Design Runner2048, start of the top module:
module Runner2048 (board_clk, VGA_R, VGA_G, VGA_B, hsync, vsync, clk, blank_n, rst, inputnums);
input board_clk, rst; 
input [3:0] inputnums; 
output hsync, vsync, clk, blank_n;
wire ce;  
clock_converter clocks(board_clk, rst, clk, ce);  
wire [9:0] xCount; 
wire [9:0] yCount;
wire ScreenArea;
VGA_Controller VGA(board_clk, rst, ce, xCount, yCount, ScreenArea, hsync, vsync, blank_n);
output reg [7:0]VGA_R, VGA_G, VGA_B;
reg R;
reg G;
reg B;
reg Rn, Gn, Bn;  
wire game_over;
wire win;
wire game_over_text = 1'b0;  
wire win_text = 1'b0;  
reg [11:0] row0[3:0];
reg [11:0] row1[3:0];
reg [11:0] row2[3:0];
reg [11:0] row3[3:0];
assign game_over = ((row0[0] !== row0[1]) && (row0[0] !== row1[0]) && (row0[1] !== row1[1]) && (row0[1] !== row0[2]) &&(row0[2] !== row1[2]) &&
	(row0[2] !== row0[3]) && (row0[3] !== row1[3]) && (row1[0] !== row1[1]) && (row1[0] !== row2[0]) && (row1[1] !== row2[1]) && 
	(row1[1] !== row1[2]) && (row1[2] !== row1[3]) && (row1[2] !== row2[2]) && (row1[3] !== row2[3]) && (row2[0] !== row2[1]) && 
	(row2[0] !== row3[0]) && (row2[1] !== row2[2]) && (row2[1] !== row3[1]) && (row2[2] !== row3[2]) && (row2[2] !== row2[3]) && 
	(row2[3] !== row3[3]) && (row3[0] !== row3[1]) && (row3[1] !== row3[2]) && (row3[2] !== row3[3])&&(row0[0] !== 0)&&
  ...
Size in the first run: ~7000 cells after synthesis, about 34 I/O pins.
clock: 6.34 ns
lec_check: 0
abc_area: 1
cap_margin: 5
core_margin: 2
core_utilization: 72
cts_cluster_diameter: 27
cts_cluster_size: 80
place_density_lb_addon: 0.2
setup_slack_margin: 1.6
slew_margin: 20
run.sh (not shown) runs the stock make flow with config.mk's settings and CLKGATE_MAP_FILE=.
The first run passed the timing, design-rule and antenna checks.
Change:
CAP_MARGIN = 20   (was 5)
CTS_CLUSTER_DIAMETER = 397   (was 27)
CTS_CLUSTER_SIZE = default   (was 80)
PLACE_DENSITY = 0.4   (was default)
PLACE_DENSITY_LB_ADDON = default   (was 0.2)
SETUP_SLACK_MARGIN = 2.12   (was 1.6)
clock period = 10.7 ns   (was 6.34 ns; I/O delays follow)
After rerunning: Flip-flop count is unchanged. Die area is unchanged. Global-route usage falls by 4.2 points. Via count went down by a few percent. Wire length falls by a few percent.
Change:
ABC_AREA = default   (was 1)
CORE_UTILIZATION = 65   (was 72)
CTS_CLUSTER_DIAMETER = default   (was 397)
PLACE_DENSITY = default   (was 0.4)
SETUP_SLACK_MARGIN = default   (was 2.12)
TNS_END_PERCENT = 5   (was default)
clock period = 15.5 ns   (was 10.7 ns; I/O delays follow)
Outcome: Worst setup slack improved by 3.8 ns; synthesized cell count came out lower by 26%; hold slack is about the same; core utilization came out lower by 7.3 points; flip-flop count stays the same; sequential share of layout area goes up by 0.88 points; final cell count falls by 24%; die size is higher by 6.8%; cell area falls by 3.6%.


Runner2048 again, from the RTL that the note above started with.
clock: 20.0 ns
lec_check: 0
cap_margin: 5
cell_pad_in_sites_detail_placement: 2
cell_pad_in_sites_global_placement: 1
core_margin: 2
core_utilization: 40
cts_cluster_diameter: 106
max_routing_layer: met4
min_routing_layer: met2
setup_slack_margin: 2.13
slew_margin: 40
tns_end_percent: 40
The baseline ended with an error in global routing on GRT-0116.
Edit:
- CAP_MARGIN: 5 -> 0
- CELL_PAD_IN_SITES_DETAIL_PLACEMENT: 2 -> unset
- CELL_PAD_IN_SITES_GLOBAL_PLACEMENT: 1 -> unset
- CORE_UTILIZATION: 40 -> 66
- CTS_CLUSTER_DIAMETER: 106 -> unset
- MAX_ROUTING_LAYER: met4 -> unset
- MIN_ROUTING_LAYER: met2 -> unset
- SETUP_SLACK_MARGIN: 2.13 -> -0.31
- TNS_END_PERCENT: 40 -> unset
- clock period: 20.0 -> 4.25 ns (I/O delays scaled with it)
=>
- The changed run completed, yet does not pass: setup timing
- die area drops by about 40%
- synthesized cell count stays the same
- synthesized area does not change
Edit:
- CAP_MARGIN: 0 -> 20
- CORE_UTILIZATION: 66 -> 40
- SETUP_SLACK_MARGIN: -0.31 -> -0.66
- SLEW_MARGIN: 40 -> 20
- clock period: 4.25 -> 7.3 ns (I/O delays scaled with it)
=> The changed run passed the timing, design-rule and antenna checks; setup slack gets better by 1.5 ns; sequential share of layout area goes up by 3.1 points; first-iteration DRC count went down by 33%; via count came out lower by 14%; maximum frequency decreases by 24%.


## run 1
Starting RTL as in the previous note.
make LEC_CHECK=0 CAP_MARGIN=30 CORE_ASPECT_RATIO=1.33 CORE_MARGIN=2 CORE_UTILIZATION=27 GPL_TIMING_DRIVEN=1 MAX_ROUTING_LAYER=met4 MIN_ROUTING_LAYER=met2 PLACE_DENSITY_LB_ADDON=0.1 SLEW_MARGIN=20 finish   # period 4.47 ns
The layout from run 1, despite a flow that completed every stage, fails the layout checks, with the failing checks listed as setup timing.
Changes in run 2 relative to run 1:
Settings: MAX_ROUTING_LAYER: met4 -> unset; CORE_ASPECT_RATIO: 1.33 -> unset; CELL_PAD_IN_SITES_DETAIL_PLACEMENT: unset -> 1; ABC_AREA: unset -> 1; GPL_TIMING_DRIVEN: 1 -> unset; PLACE_DENSITY_LB_ADDON: 0.1 -> unset; CAP_MARGIN: 30 -> 20; CORE_UTILIZATION: 27 -> 40; the clock period (ns, I/O delays scaled along): 4.47 -> 20.0.
--- outcome ---
Per the comparison of run 2 with run 1, post-CTS setup-driven buffer insertion count went down by 41; cell row count went down by 28%. Diff run 1 -> run 2: starting density of the core higher; overall die height lower; setup slack at placement higher. The flow ran to completion for all of run 1 and run 2 but run 2, which stopped partway. Run 2 did not run to completion, as it errored out during global routing. Relative to run 1, the global placement routability congestion of run 2 is higher by about 7%. Compared with run 1, run 2 degrades area of the mapped netlist. Run 2 — die area 30% lower, run 1 as reference. Per the comparison of run 2 with run 1, number of primary I/O pins neither gained nor lost much, synthesized-area fraction occupied by adder cells went down 0.67 points.
diff inputs: run 2 => run 3
Settings: ABC_AREA: 1 -> unset; CELL_PAD_IN_SITES_DETAIL_PLACEMENT: 1 -> unset; MIN_ROUTING_LAYER: met2 -> unset; the clock period (ns, I/O delays scaled along): 20.0 -> 8.93.
==> comparison <==
Run 3 finished every step from synthesis to the final layout, and the layout passed the timing, design-rule and antenna checks. Per the comparison of run 3 with run 2, floorplan core area lost 3800 sq um; post-synthesis area per instance picked up an extra 31%. Delta(area fraction in full adders, half adders and majority gates, run 3 - run 2) > 0. From run 2 to run 3 the numbers moved as follows: chip height dropped 5.9 um; parity-gate share of the synthesized area counting xor and xnor cells has increased; chip area in the Yosys report has decreased. A combinational family with the most area after synthesis of AND-OR/OR-AND gates is what run 3 shows, while simple AND/OR/NAND/NOR gates belongs to run 2. In run 3 the worst slack at placement turned out 9490 ps lower than in run 2. Changes observed in run 3 relative to run 2: synthesized cell count down 26%, row count down about 1.6%, synthesized area down about 3.5%, HPWL after detailed placement down 68000 um.
--- input diff run 3..run 4 ---
Settings: changing CORE_UTILIZATION from 40 to 66; changing the clock period (ns, I/O delays scaled along) from 8.93 to 4.44.
Results
- In run 4, the number of detailed-route iterations in the first pass came out 6 above the value in run 3.
- Run 4 -> run 3: synthesized netlist net count delta 0, exact match
- Taking run 3 as the reference, in run 4 flip-flop count did not really move, arrival time at the worst endpoint went down, final wirelength went up.
- Of run 3 and run 4, just one finished clean: run 3.
- Going from run 3 to run 4, final critical-path share of the clock period picked up an extra 44 points; via-per-instance ratio picked up an extra 0.97.


== red ==
Starting RTL as in the previous note.
make LEC_CHECK=0 ABC_AREA=1 CAP_MARGIN=25 CELL_PAD_IN_SITES_DETAIL_PLACEMENT=1 CELL_PAD_IN_SITES_GLOBAL_PLACEMENT=1 CORE_MARGIN=6 CORE_UTILIZATION=39 CTS_CLUSTER_DIAMETER=152 GPL_TIMING_DRIVEN=1 MAX_ROUTING_LAYER=met4 MIN_ROUTING_LAYER=met1 SETUP_SLACK_MARGIN=2.53 SLEW_MARGIN=20 TNS_END_PERCENT=35 finish   # period 20.0 ns
red | stages: all done | timing, DRC, antenna: all pass
What blue does differently from red at the input level:
- CELL_PAD_IN_SITES_GLOBAL_PLACEMENT removed (was 1)
- CTS_CLUSTER_DIAMETER changed from 152 to 397
- MAX_ROUTING_LAYER removed (was met4)
- MIN_ROUTING_LAYER removed (was met1)
- CORE_UTILIZATION changed from 39 to 72
- CORE_MARGIN changed from 6 to 2
- CAP_MARGIN changed from 25 to 20
- GPL_TIMING_DRIVEN removed (was 1)
- TNS_END_PERCENT removed (was 35)
- SETUP_SLACK_MARGIN removed (was 2.53)
- CELL_PAD_IN_SITES_DETAIL_PLACEMENT removed (was 1)
- the clock period (ns, I/O delays scaled along) changed from 20.0 to 10.7
Results
Between blue and red, minimum hold slack is lower for red, blue comes in above that.
Note that the cell count recorded for blue amounts to 0.917 times the value seen in red.
blue ends up with a fraction of area in registers that is 0.62 points higher than in red.
For the tap cell count, blue came in 666 lower than red did.
Setup slack in blue is 7.51 ns below red.
Here is what was changed in the inputs of green compared with blue.
- changing CORE_UTILIZATION from 72 to 66
- changing CTS_CLUSTER_DIAMETER from 397 to 256
- changing the clock period (ns, I/O delays scaled along) from 10.7 to 4.22
### Flow results
green -> stages 100% | layout checks FAIL | negative setup slack. Sort blue and green by area overhead of the layout relative to synthesis, descending, and green comes first. green: amount of wire on met2 after detailed routing higher than blue. [compare] base=blue new=green: post-layout worst setup margin fell by 5.15 ns, count of cells along the worst hold path stayed essentially flat, worst hold slack stayed essentially flat, total global-route track usage fell by 0.94 points. Comparing number of antenna violations at the first check in global routing for blue and green, the smaller number came from blue. Final area: blue and green compared, lower one is blue. Via count of the first global-routing pass: green higher than blue.
